==> flow/design.v (excerpt) <==
module cordic (
    input clk,
    input rst_n,
    input start,
    input [15:0] angle,
    output reg [15:0] cos,
    output reg [15:0] sin
);
    reg [15:0] sampled_angle;
    reg [15:0] inner_angle;
    reg working;
    reg [3:0] state;
    wire [15:0] ei_radian;
    wire [15:0] tanei;
    wire [15:0] new_inner_angle;
    wire [15:0] new_sin;
    wire [15:0] new_cos;
    wire neg;
    always@(posedge clk or negedge rst_n) begin
        if (!rst_n == 1'b1) begin
            sampled_angle <= 16'b0;
        end
        else begin
            if (start == 1'b1) begin
                sampled_angle <= angle;
            end
            else begin
                sampled_angle <= sampled_angle;
            end
        end
    end
    always@(posedge clk or negedge rst_n) begin
        if (!rst_n == 1'b1) begin
            inner_angle <= 16'b0;
        end
        else begin
            if (start == 1'b1) begin
                inner_angle <= 16'b0;
            end
            else begin
                inner_angle <= new_inner_angle;
            end
        end
    end
    always@(posedge clk or negedge rst_n) begin
        if (!rst_n == 1'b1) begin
            working <= 1'b0;
        end
        else begin
            if (start == 1'b1) begin
                working <= 1'b1;
            end
            else begin
                if (state == 4'b1111) begin
                    working <= 1'b0;
                end
                else begin
                    working <= working;
                end
            end
        end
    end
    always@(posedge clk or negedge rst_n) begin
        if (!rst_n == 1'b1) begin
            state <= 4'b0;
        end
        else begin
            if (start == 1'b1) begin
                state <= 4'b0;
            end
            else begin
                if (working == 1'b0) begin
                    state <= 4'b0;
  ...
Size in the first run: about 1800 cells after synthesis, roughly 69 flip-flops, roughly 51 I/O pins, roughly 17000 um^2 of cells after synthesis.
Settings: LEC_CHECK=0, ABC_AREA=0, CAP_MARGIN=20, CORE_ASPECT_RATIO=0.5, CORE_MARGIN=2, CORE_UTILIZATION=40, CTS_CLUSTER_DIAMETER=160, CTS_CLUSTER_SIZE=99, SETUP_SLACK_MARGIN=-0.16, SLEW_MARGIN=20, TNS_END_PERCENT=100; clock period 16.0 ns.
run.sh (not shown) runs the stock make flow with config.mk's settings and CLKGATE_MAP_FILE=.
Then changed:
==> flow/config.mk (replaced) <==
export PLATFORM = sky130hd
export DESIGN_NAME = cordic
export DESIGN_NICKNAME = cordic
export VERILOG_FILES = /design/flow/design.v
export SDC_FILE = /design/flow/constraint.sdc
export NUM_CORES = 4
export LEC_CHECK = 0
export CAP_MARGIN = 35
export CORE_ASPECT_RATIO = 1.45
export CORE_MARGIN = 2
export CORE_UTILIZATION = 40
export GPL_ROUTABILITY_DRIVEN = 0
export GPL_TIMING_DRIVEN = 0
export HOLD_SLACK_MARGIN = 0.11
export MAX_ROUTING_LAYER = met4
export MIN_ROUTING_LAYER = met2
export SETUP_SLACK_MARGIN = 2.44
export SLEW_MARGIN = 20
Worst setup slack is better by 410 ps.
Clock-buffer cell count increases by 2.
Critical path depth increases by 2.
Design area increases by roughly a tenth.
Routed wire length increases by well over a third.
Sequential share of layout area decreases by 0.89 points.
Via count increases by well over a third.
Hold slack barely changes.
Power increases by a quarter to a third.
Area after synthesis is unchanged.


yarrow:
cordic again, from the RTL that the note above started with.
Settings: LEC_CHECK=0, ABC_AREA=1, CAP_MARGIN=15, CELL_PAD_IN_SITES_DETAIL_PLACEMENT=0, CORE_ASPECT_RATIO=1.0, CORE_MARGIN=2, CORE_UTILIZATION=72, CTS_CLUSTER_DIAMETER=254, CTS_CLUSTER_SIZE=72, GPL_ROUTABILITY_DRIVEN=1, HOLD_SLACK_MARGIN=0.29, MAX_ROUTING_LAYER=met5, MIN_ROUTING_LAYER=met1, PLACE_DENSITY_LB_ADDON=0.0, SETUP_SLACK_MARGIN=1.16, SLEW_MARGIN=25; clock period 11.3 ns.
yarrow had finished all stages when the layout checks came back failing, citing setup timing.
[inputs] pepper vs yarrow
Settings: MAX_ROUTING_LAYER: met5 -> unset; SLEW_MARGIN: 25 -> 20; HOLD_SLACK_MARGIN: 0.29 -> 0.3; CORE_ASPECT_RATIO: 1.0 -> unset; CELL_PAD_IN_SITES_DETAIL_PLACEMENT: 0 -> unset; CTS_CLUSTER_DIAMETER: 254 -> unset; MIN_ROUTING_LAYER: met1 -> unset; CAP_MARGIN: 15 -> 20; SETUP_SLACK_MARGIN: 1.16 -> 2.62; GPL_ROUTABILITY_DRIVEN: 1 -> unset; the clock period (ns, I/O delays scaled along): 11.3 -> 8.85.
[summary]
In pepper the implementation completed, yet the final layout does not meet the checks, the culprit being setup timing.
In the final reports, the cell area of pepper is larger than that of yarrow.
pepper vs yarrow on relative slew slack: pepper is the higher one.
Maximum net fanout on the critical path down 2 in pepper wrt yarrow
The estimated power of pepper ends up higher than the estimate for yarrow.
pepper vs yarrow — half-perimeter wire length after placement dropped about 0.7%.
Compared with yarrow, pepper shows a lower sequential share of layout area.
The lower clock-buffer cell count of yarrow and pepper is in pepper.
Edits applied to the flow inputs when going from pepper to onyx:
Settings: PLACE_DENSITY_LB_ADDON removed (was 0.0); SETUP_SLACK_MARGIN removed (was 2.62); CTS_CLUSTER_SIZE removed (was 72); CORE_UTILIZATION changed from 72 to 69; HOLD_SLACK_MARGIN removed (was 0.3); the clock period (ns, I/O delays scaled along) changed from 8.85 to 20.4.
onyx: PASS, flow complete, no timing, DRC or antenna violations. Share of the clock period used by the worst path on onyx is down relative to pepper. onyx against pepper: final critical-path setup slack increased 9920 ps, actual slew at the worst max-slew pin went down 110 ps, final RePlAce weighted congestion decreased 1.9%. Die size (lower): pepper. Compared with pepper, in onyx wire length has decreased; power has decreased; cell count has decreased.


The RTL this note starts from:
==> flow/design.v <==
module fa(
    input a,
    input b,
    input cin,
    output s,
    output cout
);
    assign s = a ^ b  ^ cin;
    assign cout = (a & b) ^ (cin & (a ^ b));
endmodule
module ha(
    input a,
    input b,
    output s,
    output cout
);
    assign s = a ^ b;
    assign cout = a & b;
endmodule
module basic_unit_ha_and(
    input in_x,
    input in_a,
    input in_b,
    output s,
    output cout
);
    wire in_y;
    assign in_y = in_a & in_b;
    assign s = in_x ^ in_y;
    assign cout = in_x & in_y;
endmodule
module basic_unit_fa_and(
    input in_x,
    input in_a,
    input in_b,
    input cin,
    output s,
    output cout
);
    wire in_y;
    assign in_y = in_a & in_b;
    assign s = in_x ^ in_y ^ cin;
    assign cout = (in_x & in_y) ^ (cin & (in_x ^ in_y));
endmodule
module adder_16bit(
    input   [15:0] a,
    input   [15:0] b,
    output  [15:0] out
);
    wire [15:0] s;
    wire [15:0] cout;
    ha i_ha_0 (.a(a[0]), .b(b[0]), .s(s[0]), .cout(cout[0]));
    generate 
        genvar i_adder;
        for(i_adder=1; i_adder<16; i_adder=i_adder+1) begin: adder_for_bits
            fa i_fa (.a(a[i_adder]), .b(b[i_adder]), .cin(cout[i_adder-1]), .s(s[i_adder]), .cout(cout[i_adder]));
        end
    endgenerate
    assign out[15:0] = s[15:0];
endmodule
module lut(
    input [3:0] index,
    output reg [15:0] ei_radian,
    output reg [15:0] tanei
);
    always@(*)
    begin
        case(index)
        4'b0000: begin
            ei_radian = 16'b0000000000000000;
            tanei = 16'h0000;
        end
        4'b0001: begin
            ei_radian = 16'b0110010010000111;
            tanei = 16'h8000;
        end
        4'b0010: begin
            ei_radian = 16'b0011101101011000;
            tanei = 16'h4000;
        end
        4'b0011: begin
            ei_radian = 16'b0001111101011011;
            tanei = 16'h2000;
        end
        4'b0100: begin
            ei_radian = 16'b0000111111101010;
            tanei = 16'h1000;
        end
        4'b0101: begin
            ei_radian = 16'b0000011111111101;
            tanei = 16'h0800;
        end
        4'b0110: begin
            ei_radian = 16'b0000001111111111;
            tanei = 16'h0400;
        end
        4'b0111: begin
            ei_radian = 16'b0000000111111111;
            tanei = 16'h0200;
        end
        4'b1000: begin
            ei_radian = 16'b0000000011111111;
            tanei = 16'h0100;
        end
        4'b1001: begin
            ei_radian = 16'b0000000001111111;
            tanei = 16'h0080;
        end
        4'b1010: begin
            ei_radian = 16'b0000000000111111;
            tanei = 16'h0040;
        end
        4'b1011: begin
            ei_radian = 16'b0000000000011111;
            tanei = 16'h0020;
        end
        4'b1100: begin
            ei_radian = 16'b0000000000001111;
            tanei = 16'h0010;
        end
        4'b1101: begin
            ei_radian = 16'b0000000000000111;
            tanei = 16'h0008;
        end
        4'b1110: begin
            ei_radian = 16'b0000000000000011;
            tanei = 16'h0004;
        end
        4'b1110: begin
            ei_radian = 16'b0000000000000001;
            tanei = 16'h0002;
        end
        default: begin
            ei_radian = 16'b0000000000000000;
            tanei = 16'h0000;
        end
        endcase
    end
endmodule
module add_or_sub_unit(
    input neg,
    input [15:0] ei_radian,
    input [15:0] inner_angle,
    output [15:0] new_inner_angle
);
    wire [15:0] signed_ei_radian;
    assign signed_ei_radian = neg ? {{~{ei_radian}+1}} : ei_radian;
    adder_16bit i_adder_16b_0 (.a(signed_ei_radian), .b(inner_angle), .out(new_inner_angle));
endmodule
module unsigned_unit_first_line(
    input [15:0] in_a,
    input  in_b,
    output [15:0] s
);
    generate
        genvar i_and;
        for(i_and=0;i_and<16;i_and=i_and+1) begin: unsigned_unit_second_line_generate
            assign s[i_and] = in_a[i_and] & in_b;
        end
    endgenerate
endmodule
module unsigned_unit_second_line(
    input [15:0] in_x,
    input [15:0] in_a,
    input  in_b,
    output [15:0] s,
    output [15:0] cout
);
    generate
        genvar i_buh;
        for(i_buh=0;i_buh<16;i_buh=i_buh+1) begin: unsigned_unit_second_line_generate
            basic_unit_ha_and   i_buha  (.in_x(in_x[i_buh]), .in_a(in_a[i_buh]), .in_b(in_b), .s(s[i_buh]), .cout(cout[i_buh]));
        end
    endgenerate
endmodule
module unsigned_unit_line(
    input [15:0] in_x,
    input [15:0] in_a,
    input  in_b,
    input [15:0] cin,
    output [15:0] s,
    output [15:0] cout
);
    generate
        genvar i_buf;
        for(i_buf=0;i_buf<16;i_buf=i_buf+1) begin: unsigned_unit_second_line_generate
            basic_unit_fa_and   i_bufa  (.in_x(in_x[i_buf]), .in_a(in_a[i_buf]), .in_b(in_b), .cin(cin[i_buf]), .s(s[i_buf]), .cout(cout[i_buf]));
        end
    endgenerate
endmodule
module multiply_and_add_unit(
    input [15:0] in,
    input [15:0] a,
    input [15:0] b,
    input neg,
    output [15:0] out
);
    wire [15:0] s_line [15:0];
    wire [15:0] cout_line [15:1];
    unsigned_unit_first_line    i_bul_0 (.in_a(a), .in_b(b[0]), .s(s_line[0]));
    unsigned_unit_second_line   i_bul_1 (.in_x({1'b0, s_line[0][15:1]}), .in_a(a), .in_b(b[1]), .s(s_line[1]), .cout(cout_line[1]));
    unsigned_unit_line          i_bul_2 (.in_x({1'b0, s_line[1][15:1]}), .in_a(a), .in_b(b[2]), .cin(cout_line[1]), .s(s_line[2]), .cout(cout_line[2]));
    generate
        genvar i_bul_mac;
        for(i_bul_mac=2;i_bul_mac<16;i_bul_mac=i_bul_mac+1) begin: unsigned_unit_line_generate
            unsigned_unit_line  i_bul_mac_unit (.in_x({1'b0, s_line[i_bul_mac-1][15:1]}), .in_a(a), .in_b(b[i_bul_mac]), .cin(cout_line[i_bul_mac-1]), .s(s_line[i_bul_mac]), .cout(cout_line[i_bul_mac]));
        end
    endgenerate
    wire [31:0] product_32b;
    generate
        genvar i_s;
        for(i_s=0;i_s<16;i_s=i_s+1) begin: unsigned_output_low_generate
            assign product_32b[i_s] = s_line[i_s][0];
        end
    endgenerate
    adder_16bit i_adder_16b_0 (.a({s_line[15][15:0]}), .b(cout_line[15]), .out(product_32b[31:16]));
    wire [15:0] pos_or_neg;
    assign pos_or_neg = neg ? {{~{product_32b[31:16]}+1}} : {product_32b[31:16]};
    adder_16bit i_adder_16b_1 (.a(in), .b(pos_or_neg), .out(out));
endmodule
module cordic (
    input clk,
    input rst_n,
    input start,
    input [15:0] angle,
    output reg [15:0] cos,
    output reg [15:0] sin
);
    reg [15:0] sampled_angle;
    reg [15:0] inner_angle;
    reg working;
    reg [3:0] state;
    wire [15:0] ei_radian;
    wire [15:0] tanei;
    wire [15:0] new_inner_angle;
    wire [15:0] new_sin;
    wire [15:0] new_cos;
    wire neg;
    always@(posedge clk or negedge rst_n) begin
        if (!rst_n == 1'b1) begin
            sampled_angle <= 16'b0;
        end
        else begin
            if (start == 1'b1) begin
                sampled_angle <= angle;
            end
            else begin
                sampled_angle <= sampled_angle;
            end
        end
    end
    always@(posedge clk or negedge rst_n) begin
        if (!rst_n == 1'b1) begin
            inner_angle <= 16'b0;
        end
        else begin
            if (start == 1'b1) begin
                inner_angle <= 16'b0;
            end
            else begin
                inner_angle <= new_inner_angle;
            end
        end
    end
    always@(posedge clk or negedge rst_n) begin
        if (!rst_n == 1'b1) begin
            working <= 1'b0;
        end
        else begin
            if (start == 1'b1) begin
                working <= 1'b1;
            end
            else begin
                if (state == 4'b1111) begin
                    working <= 1'b0;
                end
                else begin
                    working <= working;
                end
            end
        end
    end
    always@(posedge clk or negedge rst_n) begin
        if (!rst_n == 1'b1) begin
            state <= 4'b0;
        end
        else begin
            if (start == 1'b1) begin
                state <= 4'b0;
            end
            else begin
                if (working == 1'b0) begin
                    state <= 4'b0;
                end
                else begin
                    state <= state + 1;
                end
            end
        end
    end
    always@(posedge clk or negedge rst_n) begin
        if (!rst_n == 1'b1) begin
            sin <= 16'b0;
        end
        else begin
            if (start == 1'b1) begin
                sin <= 16'b0;
            end
            else begin
                if (working == 1'b0) begin
                    sin <= sin;
                end
                else begin
                    sin <= new_sin;
                end
            end
        end
    end
    always@(posedge clk or negedge rst_n) begin
        if (!rst_n == 1'b1) begin
            cos <= 16'b0;
        end
        else begin
            if (start == 1'b1) begin
                cos <= 16'b0100110110111010;
            end
            else begin
                if (working == 1'b0) begin
                    cos <= cos;
                end
                else begin
                    cos <= new_cos;
                end
            end
        end
    end
    lut i_lut_0 (.index(state), .ei_radian(ei_radian),  .tanei(tanei));
    assign neg = (inner_angle <= sampled_angle) ? 0 : 1;
    add_or_sub_unit i_aoru (.neg(neg), .ei_radian(ei_radian), .inner_angle(inner_angle), .new_inner_angle(new_inner_angle));
    multiply_and_add_unit i_mac_cos (.in(cos), .a(tanei), .b(sin), .neg(~neg), .out(new_cos));
    multiply_and_add_unit i_mac_sin (.in(sin), .a(tanei), .b(cos), .neg(neg), .out(new_sin));
endmodule
Settings: LEC_CHECK=0, ABC_AREA=1, CAP_MARGIN=20, CORE_MARGIN=2, CORE_UTILIZATION=72, CTS_CLUSTER_DIAMETER=259, CTS_CLUSTER_SIZE=73, HOLD_SLACK_MARGIN=0.3, PLACE_DENSITY_LB_ADDON=0.0, SETUP_SLACK_MARGIN=2.28, SLEW_MARGIN=20; clock period 8.62 ns.
The starting point reached the layout checks and failed them: setup timing.
Next try:
ABC_AREA = not set   (was 1)
CORE_UTILIZATION = 40   (was 72)
CTS_CLUSTER_DIAMETER = not set   (was 259)
CTS_CLUSTER_SIZE = not set   (was 73)
HOLD_SLACK_MARGIN = not set   (was 0.3)
PLACE_DENSITY_LB_ADDON = not set   (was 0.0)
SETUP_SLACK_MARGIN = not set   (was 2.28)
clock period = 16.0 ns   (was 8.62 ns; I/O delays follow)
After rerunning:
- The new run produced a clean layout
- clock-buffer cell count stays the same
- utilization drops by 45 points
- worst hold slack improves by 39 ps
- cell area fell by a few percent
- sequential power went down by about a fifth
Next try:
CAP_MARGIN = 30   (was 20)
CORE_ASPECT_RATIO = 1.45   (was not set)
GPL_ROUTABILITY_DRIVEN = 0   (was not set)
GPL_TIMING_DRIVEN = 0   (was not set)
HOLD_SLACK_MARGIN = 0.11   (was not set)
MAX_ROUTING_LAYER = met4   (was not set)
MIN_ROUTING_LAYER = met2   (was not set)
Result: Power rose by 16%. Routed wire length rose by 47%. Cell count rose by 5.6%. Cell area rose by 4.7%. Combinational power rose by 25%. Clock power rose by 15%. Die size stays flat. Count of clock-buffer cells in the layout is unchanged. Non-clock buffer count rose by 133.
Next try:
CORE_ASPECT_RATIO = not set   (was 1.45)
GPL_TIMING_DRIVEN = 1   (was 0)
MIN_ROUTING_LAYER = not set   (was met2)
- count of clock-buffer cells in the layout is unchanged
- final area decreases by 4.7%
- via count decreases by 34%
- die area hardly moves
- worst hold slack is worse by 37 ps
- routed wire length decreases by 32%
- synthesized area stays the same
- synthesized cell count does not change
- clock skew increases by 7.3 ps
- register-to-register slack is better by 250 ps
- cell count decreases by 5.4%
Power and IR drop assume default switching activity.
